alpha:
Design cordic_rot_top, start of the top module:
module cordic_rot_top (
    input logic clk,
    input logic rst_n,
    input logic in_valid,
    output logic in_ready,
    input logic signed [15:0] x_start,
    input logic signed [15:0] y_start,
    input logic signed [31:0] angle,
    output logic out_valid,
    input logic out_ready,
    output logic signed [15:0] cosine,
    output logic signed [15:0] sine
);
Size: about 13,000 cells after synthesis, roughly 0.11 sq mm of cells after synthesis.
clock: 3.46 ns
lec_check: 0
cap_margin: 20
core_margin: 2
core_utilization: 72
cts_cluster_diameter: 355
cts_cluster_size: 20
place_density_lb_addon: 0.0
slew_margin: 20
run.sh (not shown) runs the stock make flow with config.mk's settings and CLKGATE_MAP_FILE=.
global routing: alpha exited with error
> inputs changed (alpha -> beta)
# alpha
export LEC_CHECK = 0
export CAP_MARGIN = 20
export CORE_MARGIN = 2
export CORE_UTILIZATION = 72
export CTS_CLUSTER_DIAMETER = 355
export CTS_CLUSTER_SIZE = 20
export PLACE_DENSITY_LB_ADDON = 0.0
export SLEW_MARGIN = 20
create_clock -name core_clock -period 3.46 [get_ports {clk}]
# beta
export LEC_CHECK = 0
export CAP_MARGIN = 20
export CORE_MARGIN = 2
export CORE_UTILIZATION = 72
export CTS_CLUSTER_DIAMETER = 79
export SETUP_SLACK_MARGIN = 1.47
export SLEW_MARGIN = 20
create_clock -name core_clock -period 4.99 [get_ports {clk}]
Results
- Status beta: flow complete, layout not clean - negative setup slack
- Delta (beta minus alpha): placer's final routability congestion estimate roughly the same, area share of fa/ha/maj cells after synthesis about even, H-tree depth rose by 1, worst-case clock buffer depth roughly the same, count of different cell masters after synthesis neither gained nor lost much.
- Comparing alpha against beta, there is no change at all in post-synthesis cell count.
- beta vs. alpha: number of clock buffers inserted by TritonCTS now larger; setup fix buffers added after clock tree synthesis fell by about 35%; setup slack at placement saw an increase; cell count after placement saw a decrease.
#### Input delta (gamma over beta)
# beta
export LEC_CHECK = 0
export CAP_MARGIN = 20
export CORE_MARGIN = 2
export CORE_UTILIZATION = 72
export CTS_CLUSTER_DIAMETER = 79
export SETUP_SLACK_MARGIN = 1.47
export SLEW_MARGIN = 20
create_clock -name core_clock -period 4.99 [get_ports {clk}]
# gamma
export LEC_CHECK = 0
export CAP_MARGIN = 15
export CORE_MARGIN = 2
export CORE_UTILIZATION = 72
export CTS_CLUSTER_DIAMETER = 27
export CTS_CLUSTER_SIZE = 43
export SETUP_SLACK_MARGIN = 1.36
export SLEW_MARGIN = 20
create_clock -name core_clock -period 7.06 [get_ports {clk}]
Findings:
Complete run, failing final checks: gamma, reason negative setup slack.
gamma ends up with higher clock network contribution to total cell area than beta does.
Diff beta -> gamma: level count of the clock H-tree up 1; design area shrank by 1.5%; worst slew slack as a fraction of its limit fell by 5.6 points; register-to-register slack moved up; wire length reported by the detailed router down about 9%.
Count of TritonRoute iterations in the first routing pass in gamma is 4 below beta.
The higher flop share of the area of gamma and beta is in gamma.
Input changes introduced in delta (baseline for comparison: gamma):
# gamma
export LEC_CHECK = 0
export CAP_MARGIN = 15
export CORE_MARGIN = 2
export CORE_UTILIZATION = 72
export CTS_CLUSTER_DIAMETER = 27
export CTS_CLUSTER_SIZE = 43
export SETUP_SLACK_MARGIN = 1.36
export SLEW_MARGIN = 20
create_clock -name core_clock -period 7.06 [get_ports {clk}]
# delta
export LEC_CHECK = 0
export CAP_MARGIN = 20
export CORE_MARGIN = 2
export CORE_UTILIZATION = 40
export SLEW_MARGIN = 20
create_clock -name core_clock -period 8.39 [get_ports {clk}]
==> comparison <==
Of the two candidates, gamma has the worse register-to-register slack and delta the better one.
gamma reports its beginning of the critical path as u_rot.STG[15].u_stage.x_out[7] while delta reports u_rot.STG[15].u_stage.x_out[8].
Relative to gamma, sum of buffers and inverters on the critical path has increased by 3 in delta.
Against gamma, routed via count divided by cell count in delta fell by more than 10%.
delta reached the final stage; the timing, DRC and antenna checks on its layout passed.
The run showing the smaller sequential share of layout area is gamma.
Per the comparison of delta with gamma, routed wire length has decreased, post-route standard cell area excluding fillers has decreased, fraction of area in clock buffers and inverters has decreased, count of clock buffers in the final design has decreased, area taken by flip-flops and latches has remained practically unchanged.
[delta] largest driver fanout on the critical path rose 2 relative to gamma
> inputs changed (delta -> epsilon)
# delta
export LEC_CHECK = 0
export CAP_MARGIN = 20
export CORE_MARGIN = 2
export CORE_UTILIZATION = 40
export SLEW_MARGIN = 20
create_clock -name core_clock -period 8.39 [get_ports {clk}]
# epsilon
export LEC_CHECK = 0
export CAP_MARGIN = 20
export CORE_ASPECT_RATIO = 0.61
export CORE_MARGIN = 2
export CORE_UTILIZATION = 40
export GPL_TIMING_DRIVEN = 0
export MAX_ROUTING_LAYER = met4
export SLEW_MARGIN = 20
create_clock -name core_clock -period 8.5 [get_ports {clk}]
--- outcome ---
- Diff delta -> epsilon: critical path depth lost about 8%; worst-case hold slack picked up an extra 6.7 ps.
- Vertical die dimension, epsilon and delta, lower one = epsilon.
- The setup slack of epsilon is larger than that of delta.
- cosine[15] as the capture point of the critical path was reported by delta, and cosine[13] by epsilon.
- Summary: global-route wire length before repair, epsilon worse than delta
- Summary: with delta as the reference, net total in the final layout in epsilon moved up by a few percent.

---

cordic_rot_top again, from the RTL that the note above started with.
// cordic_rot_top
module cordic_rot_top (
    input logic clk,
    input logic rst_n,
    input logic in_valid,
    output logic in_ready,
    input logic signed [15:0] x_start,
    input logic signed [15:0] y_start,
    input logic signed [31:0] angle,
    output logic out_valid,
    input logic out_ready,
    output logic signed [15:0] cosine,
    output logic signed [15:0] sine
);
clock: 7.71 ns
lec_check: 0
cap_margin: 20
cell_pad_in_sites_detail_placement: 1
cell_pad_in_sites_global_placement: 1
core_aspect_ratio: 1.67
core_margin: 2
core_utilization: 57
cts_cluster_size: 26
gpl_timing_driven: 0
hold_slack_margin: 0.02
place_density: 0.37
setup_slack_margin: 0.46
slew_margin: 25
tns_end_percent: 75
The starting point failed in global routing (5_1_grt) (GRT-0232).
Then changed:
Settings changed: ABC_AREA set to 1, CELL_PAD_IN_SITES_DETAIL_PLACEMENT 1 to unset, CELL_PAD_IN_SITES_GLOBAL_PLACEMENT 1 to unset, CORE_ASPECT_RATIO 1.67 to unset, CORE_UTILIZATION 57 to 72, CTS_CLUSTER_SIZE 26 to unset, GPL_TIMING_DRIVEN 0 to unset, HOLD_SLACK_MARGIN 0.02 to unset, PLACE_DENSITY 0.37 to unset, PLACE_DENSITY_LB_ADDON set to 0.2, SETUP_SLACK_MARGIN 0.46 to unset, SLEW_MARGIN 25 to 20, TNS_END_PERCENT 75 to unset.
Clock period 7.71 ns to 5.94 ns, I/O delays scaled along.
The changed run finished with negative setup slack left. Die area is lower by 6.8%. Synthesized cell count is higher by 48%. Area after synthesis is higher by 18%.
Then changed:
Settings changed: ABC_AREA 1 to unset, CAP_MARGIN 20 to 15, CTS_CLUSTER_DIAMETER set to 154, PLACE_DENSITY_LB_ADDON 0.2 to unset, SETUP_SLACK_MARGIN set to -0.42.
Result: The changed run reached the layout checks and failed them: negative setup slack; utilization went down by 0.74 points; wire length goes down by 28%; final cell count goes down by 31%; synthesized cell count decreases by 32%; die size went down by 15%.
Then changed:
Settings changed: CAP_MARGIN 15 to 20, CTS_CLUSTER_DIAMETER 154 to 355, CTS_CLUSTER_SIZE set to 20, PLACE_DENSITY_LB_ADDON set to 0.25, SETUP_SLACK_MARGIN -0.42 to unset, SLEW_MARGIN 20 to 35.
Clock period 5.94 ns to 3.24 ns, I/O delays scaled along.
Effect: With this change the flow failed in global routing (5_1_grt). Die size does not change. Synthesized area stays the same. Synthesized cell count is unchanged.
Then changed:
Settings changed: CAP_MARGIN 20 to 15, CTS_CLUSTER_DIAMETER 355 to unset, CTS_CLUSTER_SIZE 20 to unset, PLACE_DENSITY_LB_ADDON 0.25 to unset, SETUP_SLACK_MARGIN set to 1.45, SLEW_MARGIN 35 to 20.
Clock period 3.24 ns to 5.94 ns, I/O delays scaled along.
Outcome: The changed run produced a layout that fails on negative setup slack. Synthesized area stays the same. Die area does not change. Synthesized cell count does not change.
Then changed:
Settings changed: CAP_MARGIN 15 to 20, CORE_UTILIZATION 72 to 63, SETUP_SLACK_MARGIN 1.45 to unset.
Clock period 5.94 ns to 8.39 ns, I/O delays scaled along.
Effect: The changed run finished but failed the layout checks on negative setup slack; count of clock-buffer cells in the layout is higher by 18; via count fell by 4.9%.
